==> inputs of trial 93 <==
==> flow/design.v <==
`timescale 1ns/10ps
module IOTDF( clk, rst, in_en, iot_in, fn_sel, busy, valid, iot_out);
input        clk;
input        rst;
input        in_en;
input  [7:0] iot_in;
input  [2:0] fn_sel;
output     busy;
output reg valid;
output reg [127:0] iot_out;
parameter GRAY2BIN = 3'b001; 
parameter FIR      = 3'b010; 
reg [9:0] counter;
reg [9:0] counter_delay1;
reg [9:0] counter_delay2;
reg [127:0] iot_data;
reg [127:0] prep_to_out;
reg [127:0] prep_to_output;
reg [127:0] wait_to;
always @(posedge clk or posedge rst) begin
    if(rst) begin
        counter <= 0;
    end else if(in_en) begin
        if (counter == 960) counter <= 0;
        else counter <= counter + 1;
    end else begin
        counter <= counter;
    end 
end
always @(posedge clk or posedge rst) begin
    if(rst) begin
        counter_delay1 <= 0;
        counter_delay2 <= 0;
    end else if(in_en) begin
        counter_delay1 <= counter;
        counter_delay2 <= counter_delay1;
    end else begin
        counter_delay1 <= counter_delay1;
        counter_delay2 <= counter_delay2;
    end
end
always @(posedge clk or posedge rst) begin
    if(rst) begin
        iot_data <= 0;
    end else if(in_en) begin
        iot_data[7:0] <= iot_in;
        iot_data[127:8] <= iot_data[119:0];
    end else begin
        iot_data <= iot_data;
    end
end
always @(posedge clk) begin
    if(!rst && in_en) begin
        wait_to <= iot_data;
    end else begin
        wait_to <= wait_to;
    end
end
integer idx;
always @(*) begin
    if(rst) begin
        prep_to_out = 0;
        prep_to_output = 0;
    end else if(in_en) begin
        if(fn_sel == GRAY2BIN) begin
            if (counter_delay1[3:0] == 15) begin
                prep_to_output = 0;
                prep_to_out[127] = iot_data[127];
                for (idx = 126; idx >= 0; idx = idx - 1) begin
                    prep_to_out[idx] = prep_to_out[idx + 1] ^ iot_data[idx];
                end
            end else begin
                prep_to_out = 0;
                prep_to_output = 0;
            end
        end else if(fn_sel == FIR) begin
            if (counter_delay1[3:0] == 15) begin
                prep_to_out = iot_data;
                prep_to_output = 0;
            end else if (counter_delay2[3:0] == 15) begin
                prep_to_out = wait_to;
                prep_to_output[127:120] = (((prep_to_out[127:120] * 8'd5) >> 3)+ 1) >> 1;
                prep_to_output[119:112] = ((((prep_to_out[119:112] * 8'd5)+(prep_to_out[127:120] * 8'd9)) >> 3)+ 1) >> 1;
                prep_to_output[111:104] = ((((prep_to_out[111:104] * 8'd5)+(prep_to_out[119:112] * 8'd9)+(prep_to_out[127:120] * 8'd2)) >>3)+ 1) >> 1;
                prep_to_output[103:96] = ((((prep_to_out[103:96] * 8'd5)+(prep_to_out[111:104] * 8'd9)+(prep_to_out[119:112] * 8'd2)) >>3)+ 1) >> 1;
                prep_to_output[95:88] = ((((prep_to_out[95:88] * 8'd5)+(prep_to_out[103:96] * 8'd9)+(prep_to_out[111:104] * 8'd2)) >>3)+ 1) >> 1;
                prep_to_output[87:80] = ((((prep_to_out[87:80] * 8'd5)+(prep_to_out[95:88] * 8'd9)+(prep_to_out[103:96] * 8'd2)) >>3)+ 1) >> 1;
                prep_to_output[79:72] = ((((prep_to_out[79:72] * 8'd5)+(prep_to_out[87:80] * 8'd9)+(prep_to_out[95:88] * 8'd2)) >>3)+ 1) >> 1;
                prep_to_output[71:64] = ((((prep_to_out[71:64] * 8'd5)+(prep_to_out[79:72] * 8'd9)+(prep_to_out[87:80] * 8'd2)) >>3)+ 1) >> 1;
                prep_to_output[63:56] = ((((prep_to_out[63:56] * 8'd5)+(prep_to_out[71:64] * 8'd9)+(prep_to_out[79:72] * 8'd2)) >>3)+ 1) >> 1;
                prep_to_output[55:48] = ((((prep_to_out[55:48] * 8'd5)+(prep_to_out[63:56] * 8'd9)+(prep_to_out[71:64] * 8'd2)) >>3)+ 1) >> 1;
                prep_to_output[47:40] = ((((prep_to_out[47:40] * 8'd5)+(prep_to_out[55:48] * 8'd9)+(prep_to_out[63:56] * 8'd2)) >>3)+ 1) >> 1;
                prep_to_output[39:32] = ((((prep_to_out[39:32] * 8'd5)+(prep_to_out[47:40] * 8'd9)+(prep_to_out[55:48] * 8'd2)) >>3)+ 1) >> 1;
                prep_to_output[31:24] = ((((prep_to_out[31:24] * 8'd5)+(prep_to_out[39:32] * 8'd9)+(prep_to_out[47:40] * 8'd2)) >>3)+ 1) >> 1;
                prep_to_output[23:16] = ((((prep_to_out[23:16] * 8'd5)+(prep_to_out[31:24] * 8'd9)+(prep_to_out[39:32] * 8'd2)) >>3)+ 1) >> 1;
                prep_to_output[15:8] = ((((prep_to_out[15:8] * 8'd5)+(prep_to_out[23:16] * 8'd9)+(prep_to_out[31:24] * 8'd2)) >>3)+ 1) >> 1;
                prep_to_output[7:0] = ((((prep_to_out[7:0] * 8'd5)+(prep_to_out[15:8] * 8'd9)+(prep_to_out[23:16] * 8'd2)) >>3)+ 1) >> 1;
            end else begin
                prep_to_out = 0;
                prep_to_output = 0;
            end
        end else begin
            prep_to_out = 0;
            prep_to_output = 0;
        end
    end else begin
        prep_to_out = 0;
        prep_to_output = 0;
    end
end
assign busy = 0;
always @(posedge clk or posedge rst) begin
    if(rst) begin
        valid <= 0;
    end else if(in_en) begin
        case(fn_sel)
            GRAY2BIN: begin
                if (counter_delay1[3:0] == 15) begin
                    valid <= 1;
                end else begin
                    valid <= 0;
                end
            end
            FIR: begin
                if (counter_delay2[3:0] == 15) begin
                    valid <= 1;
                end else begin
                    valid <= 0;
                end
            end
            default: begin
                valid <= 0;
            end
        endcase
    end
end
always @(posedge clk or posedge rst) begin
    if(rst) begin
        iot_out <= 0;
    end else if(in_en) begin
        case(fn_sel)
            GRAY2BIN: begin
                if (counter_delay1[3:0] == 15) begin
                    iot_out <= prep_to_out;
                end
            end
            FIR: begin
                if (counter_delay2[3:0] == 15) begin
                    iot_out <= prep_to_output;
                end 
            end
            default: begin
                iot_out <= 1'b0;
            end
        endcase
    end
end
endmodule
==> flow/run.sh <==
#!/bin/bash
# the make line also repeats each setting of config.mk as NAME=value (left out here)
make -C /OpenROAD-flow-scripts/flow DESIGN_CONFIG=/design/flow/config.mk WORK_HOME=/design/flow/orfs CLKGATE_MAP_FILE= finish
==> flow/config.mk <==
export PLATFORM = sky130hd
export DESIGN_NAME = IOTDF
export DESIGN_NICKNAME = IOTDF
export VERILOG_FILES = /design/flow/design.v
export SDC_FILE = /design/flow/constraint.sdc
export NUM_CORES = 4
export LEC_CHECK = 0
export ABC_AREA = 1
export CAP_MARGIN = 20
export CORE_ASPECT_RATIO = 0.5
export CORE_MARGIN = 8
export CORE_UTILIZATION = 72
export CTS_CLUSTER_DIAMETER = 294
export CTS_CLUSTER_SIZE = 76
export GPL_ROUTABILITY_DRIVEN = 0
export HOLD_SLACK_MARGIN = 0.13
export PLACE_DENSITY = 0.89
export SETUP_SLACK_MARGIN = -0.95
export SLEW_MARGIN = 40
export TNS_END_PERCENT = 5
==> flow/constraint.sdc <==
create_clock -name core_clock -period 10.0 [get_ports {clk}]
set_input_delay 2.0000 -clock core_clock [delete_from_list [all_inputs] [get_ports {clk}]]
set_output_delay 2.0000 -clock core_clock [all_outputs]
set_load 0.01 [all_outputs]
==> inputs of build 95, as changes to trial 93 <==
Settings changed: ABC_AREA 1 to default, CELL_PAD_IN_SITES_DETAIL_PLACEMENT from default to 1, CORE_ASPECT_RATIO 0.5 to default, CORE_MARGIN 8 to 2, CORE_UTILIZATION 72 to 30, CTS_CLUSTER_DIAMETER 294 to 166, CTS_CLUSTER_SIZE 76 to default, GPL_TIMING_DRIVEN from default to 0, HOLD_SLACK_MARGIN 0.13 to default, PLACE_DENSITY 0.89 to default, SETUP_SLACK_MARGIN -0.95 to default, SLEW_MARGIN 40 to 20, TNS_END_PERCENT 5 to default.
==> flow/constraint.sdc (replaced) <==
create_clock -name core_clock -period 7.47 [get_ports {clk}]
set_input_delay 1.4940 -clock core_clock [delete_from_list [all_inputs] [get_ports {clk}]]
set_output_delay 1.4940 -clock core_clock [all_outputs]
set_load 0.01 [all_outputs]
==> inputs of trial 2, as changes to trial 93 <==
Settings changed: ABC_AREA 1 to default, CORE_ASPECT_RATIO 0.5 to default, CORE_MARGIN 8 to 2, CTS_CLUSTER_DIAMETER 294 to 29, CTS_CLUSTER_SIZE 76 to 41, GPL_ROUTABILITY_DRIVEN 0 to default, HOLD_SLACK_MARGIN 0.13 to default, MAX_ROUTING_LAYER from default to met4, PLACE_DENSITY 0.89 to 0.6, SETUP_SLACK_MARGIN -0.95 to default, SLEW_MARGIN 40 to 20, TNS_END_PERCENT 5 to default.
==> flow/constraint.sdc (replaced) <==
create_clock -name core_clock -period 4.42 [get_ports {clk}]
set_input_delay 0.8840 -clock core_clock [delete_from_list [all_inputs] [get_ports {clk}]]
set_output_delay 0.8840 -clock core_clock [all_outputs]
set_load 0.01 [all_outputs]
==> comparison <==
Against trial 93, the die area of trial 2 is lower by about 13%. Between trial 93 and build 95, the lower synthesized cell count is in build 95 (gap about 26%, measured against build 95). Trial 2 died in global routing (5_1_grt). Trial 93 never finished: it broke off in global routing (5_1_grt), error ODB-0269. Build 95 went through all stages and came out clean. In synthesized area, trial 2 and build 95 do not differ.
==> figures <==
metric	trial 93	trial 2	build 95
Total die size	58,220 µm²	50,810 µm²	120,400 µm²
Total placed instance area	40,120 µm²	39,450 µm²	39,030 µm²
Floorplan row count	58	81	125
Core area	50,000 µm²	48,650 µm²	116,500 µm²
Post-synth net total	4,771	3,938	3,938
Count of cell types in the netlist	56	57	57
Number of buffers inserted during clock tree synthesis	9	95	46
XOR Share, Synth	3.648%	13.10%	13.10%
Avg Inst Size Synth	9.027 µm²	11.09 µm²	11.09 µm²
Yosys chip area	36,250 µm²	35,300 µm²	35,300 µm²
Count of buffers added by post-CTS timing repair for setup	6	63	0
Post-Synthesis Cells	4,016	3,183	3,183
Post-cts sizing count	184	136	0
X dimension of the die	333.3 µm	225.4 µm	347.0 µm
Placed cells	4,988	4,150	4,866
Complex-gate fraction of the synthesized area	9.471%	7.933%	7.933%
Outcome	aborted with a tool error	aborted with a tool error	finished clean
Stage where the flow stopped	global routing (5_1_grt)	global routing (5_1_grt)	-
H-tree depth	1	3	2
